// sd_encr_device
module sd_encr_device (
    input wire clk,                     
    input wire rst,                     
    input wire start,                   
    input wire rw_flag,                 
    output wire done,                   
    output wire sd_clk,
    output wire sd_cs_n,
    output wire sd_mosi,
    input  wire sd_miso,
    input wire key_rw,                  
    input wire key_sel,                 
    input wire [511:0] key_data_in,     
    output wire [511:0] key_data_out    
);
    wire sd_ready;
    wire sd_read_ready;
    wire sd_write_data_ready;
    wire [511:0] sd_data_in;
    wire [511:0] sd_data_out;
    reg xor_start;
    wire xor_done;
    wire [511:0] xor_sd_data_in;
    wire xor_sd_data_valid;
    wire xor_sd_ready;
    wire [511:0] xor_sd_data_out;
    wire reg_file_rw;
    wire reg_file_sel;
    wire [511:0] reg_file_data_out;
    reg sd_write_trigger;
    SD_Controller u_sd_controller (
        .clk              (clk),
        .rst_n            (~rst),
        .write_data       (sd_data_out),
        .write_data_ready (sd_write_data_ready),
        .read_data        (sd_data_in),
        .read_ready       (sd_read_ready),
        .ready            (sd_ready),
        .spi_clk          (sd_clk),
        .spi_cs_n         (sd_cs_n),
        .spi_mosi         (sd_mosi),
        .spi_miso         (sd_miso)
    );
    xorEncr #(
        .DATA_WIDTH(512),
        .KEY_WIDTH(512)
    ) u_xor_encr (
        .clk              (clk),
        .rst              (rst),
        .start            (xor_start),
        .rw_flag          (rw_flag),
        .done             (xor_done),
        .sd_data_in       (xor_sd_data_in),
        .sd_data_out      (xor_sd_data_out),
        .sd_data_valid    (xor_sd_data_valid),
        .sd_ready         (xor_sd_ready),
        .reg_file_rw      (reg_file_rw),
        .reg_file_sel     (reg_file_sel),
  ...
For scale: roughly 16000 cells after synthesis, ~3800 flip-flops, ~1000 I/O pins, roughly 150000 um2 of cells after synthesis.
Settings: LEC_CHECK=0, ABC_AREA=1, CAP_MARGIN=30, CELL_PAD_IN_SITES_DETAIL_PLACEMENT=0, CELL_PAD_IN_SITES_GLOBAL_PLACEMENT=3, CORE_MARGIN=2, CORE_UTILIZATION=21, CTS_CLUSTER_DIAMETER=397, GPL_TIMING_DRIVEN=1, MAX_ROUTING_LAYER=met5, PLACE_DENSITY_LB_ADDON=0.24, SLEW_MARGIN=0; clock period 12.3 ns.
run.sh (not shown) runs the stock make flow with config.mk's settings and CLKGATE_MAP_FILE=.
The first run finished with timing, DRC and antenna clean.
Then changed:
ABC_AREA = default   (was 1)
CAP_MARGIN = 20   (was 30)
CELL_PAD_IN_SITES_DETAIL_PLACEMENT = default   (was 0)
CELL_PAD_IN_SITES_GLOBAL_PLACEMENT = default   (was 3)
CORE_UTILIZATION = 37   (was 21)
CTS_CLUSTER_DIAMETER = default   (was 397)
GPL_TIMING_DRIVEN = default   (was 1)
MAX_ROUTING_LAYER = default   (was met5)
PLACE_DENSITY_LB_ADDON = 0.2   (was 0.24)
SLEW_MARGIN = 20   (was 0)
clock period = 7.04 ns   (was 12.3 ns; I/O delays follow)
Effect:
- fmax went down by a few percent
- clock power rose by well over a third
- wire length falls by a quarter to a third
- register-to-register slack degrades by 5500 ps
- count of clock-buffer cells in the layout came out lower by 35
- non-clock buffer count went down by 118
- final cell count is lower by a quarter to a third
Then changed:
CORE_MARGIN = 6   (was 2)
CORE_UTILIZATION = 45   (was 37)
PLACE_DENSITY_LB_ADDON = 0.21   (was 0.2)
SLEW_MARGIN = 40   (was 20)
TNS_END_PERCENT = 35   (was default)
clock period = 10.0 ns   (was 7.04 ns; I/O delays follow)
- final cell count fell by a few percent
- clock power fell by a quarter to a third
- cell area is lower slightly
- worst hold slack is better by 4.3 ps
- first-iteration DRC count is higher slightly
- power falls by a quarter to a third
- wire length came out lower by a few percent
- synthesized area is unchanged
- count of clock-buffer cells in the layout fell by 59
- synthesized cell count does not change
- worst setup slack gets better by 2400 ps
Then changed:
CORE_MARGIN = 2   (was 6)
CORE_UTILIZATION = 58   (was 45)
PLACE_DENSITY_LB_ADDON = default   (was 0.21)
SETUP_SLACK_MARGIN = -0.57   (was default)
SLEW_MARGIN = 20   (was 40)
TNS_END_PERCENT = 5   (was 35)
clock period = 8.11 ns   (was 10.0 ns; I/O delays follow)
After rerunning:
- total power is higher by 22%
- final area shrinks by 1.4%
- synthesized cell count does not change
- worst setup slack gets worse by 1200 ps
Then changed:
CORE_UTILIZATION = 72   (was 58)
CTS_CLUSTER_SIZE = 14   (was default)
PLACE_DENSITY_LB_ADDON = 0.0   (was default)
SETUP_SLACK_MARGIN = 1.12   (was -0.57)
TNS_END_PERCENT = default   (was 5)
clock period = 3.92 ns   (was 8.11 ns; I/O delays follow)
Core utilization is higher by 18 points.
Worst setup slack is worse by 2000 ps.
Via count rose by 11%.
Wire length increases by about 17%.
Final area increases by about 1.6%.


Starting RTL as in the previous note.
Settings: LEC_CHECK=0, ABC_AREA=0, CAP_MARGIN=20, CELL_PAD_IN_SITES_GLOBAL_PLACEMENT=0, CORE_MARGIN=2, CORE_UTILIZATION=72, CTS_CLUSTER_DIAMETER=40, CTS_CLUSTER_SIZE=57, MIN_ROUTING_LAYER=met1, PLACE_DENSITY_LB_ADDON=0.0, SETUP_SLACK_MARGIN=0.97, SLEW_MARGIN=20; clock period 3.91 ns.
The starting point ran to the end with no violations.
Rerun with:
Settings changed: ABC_AREA 0 to default, CAP_MARGIN 20 to 0, CELL_PAD_IN_SITES_GLOBAL_PLACEMENT 0 to default, CORE_ASPECT_RATIO from default to 0.71, CTS_CLUSTER_DIAMETER 40 to 381, CTS_CLUSTER_SIZE 57 to 14, HOLD_SLACK_MARGIN from default to 0.29, MIN_ROUTING_LAYER met1 to default, SETUP_SLACK_MARGIN 0.97 to 1.11.
Result:
- wire length goes down by 13%
- count of clock-buffer cells in the layout went up by 90
- clock power shrinks by 29%
- final area drops by about 3%
- first-iteration DRC count goes down by about 20%
Rerun with:
Settings changed: CAP_MARGIN 0 to 20, HOLD_SLACK_MARGIN 0.29 to default, MAX_ROUTING_LAYER from default to met4, TNS_END_PERCENT from default to 5.
Outcome: The new run completed without violations. Worst setup slack degrades by 0.089 ns. Sequential power stays flat. Routed wire length came out higher by 0.77%. Design area went down by 1.0%. Total power stays flat. Via count hardly moves. Non-clock buffer count is lower by 63.
Rerun with:
Settings changed: CORE_ASPECT_RATIO 0.71 to default, CTS_CLUSTER_DIAMETER 381 to default, MAX_ROUTING_LAYER met4 to default, TNS_END_PERCENT 5 to default.
Result:
- hold slack gets worse by 0.10 ns
- cell area increases by about 3%
- power increases by about 9%
Rerun with:
Settings changed: CORE_UTILIZATION 72 to 70, CTS_CLUSTER_SIZE 14 to 43, PLACE_DENSITY_LB_ADDON 0.0 to default, SETUP_SLACK_MARGIN 1.11 to default.
Clock period 3.91 ns to 4.77 ns, I/O delays scaled along.
Effect:
- The changed run finished clean
- design area went down by about 2.4%
- core utilization went down by 4.8 points
- clock-buffer cell count went down by 8
- final cell count went down by about 1.2%
- wire length went down by about 13%
- sequential share of layout area went up by 1.4 points
- sequential cell count stays the same
- via count went down by about 7%
- die size went up by about 3%
- maximum frequency went down by about 24%
Rerun with:
Settings changed: CTS_CLUSTER_SIZE 43 to 14, SETUP_SLACK_MARGIN from default to 0.89.
Clock period 4.77 ns to 3.91 ns, I/O delays scaled along.
Outcome: Clock power goes up by 24%; wire length grows by 5.0%; total power grows by 23%; die area is unchanged; core utilization went up by 1.5 points.
No activity file was given, so power comes from the tool's default toggle rates.
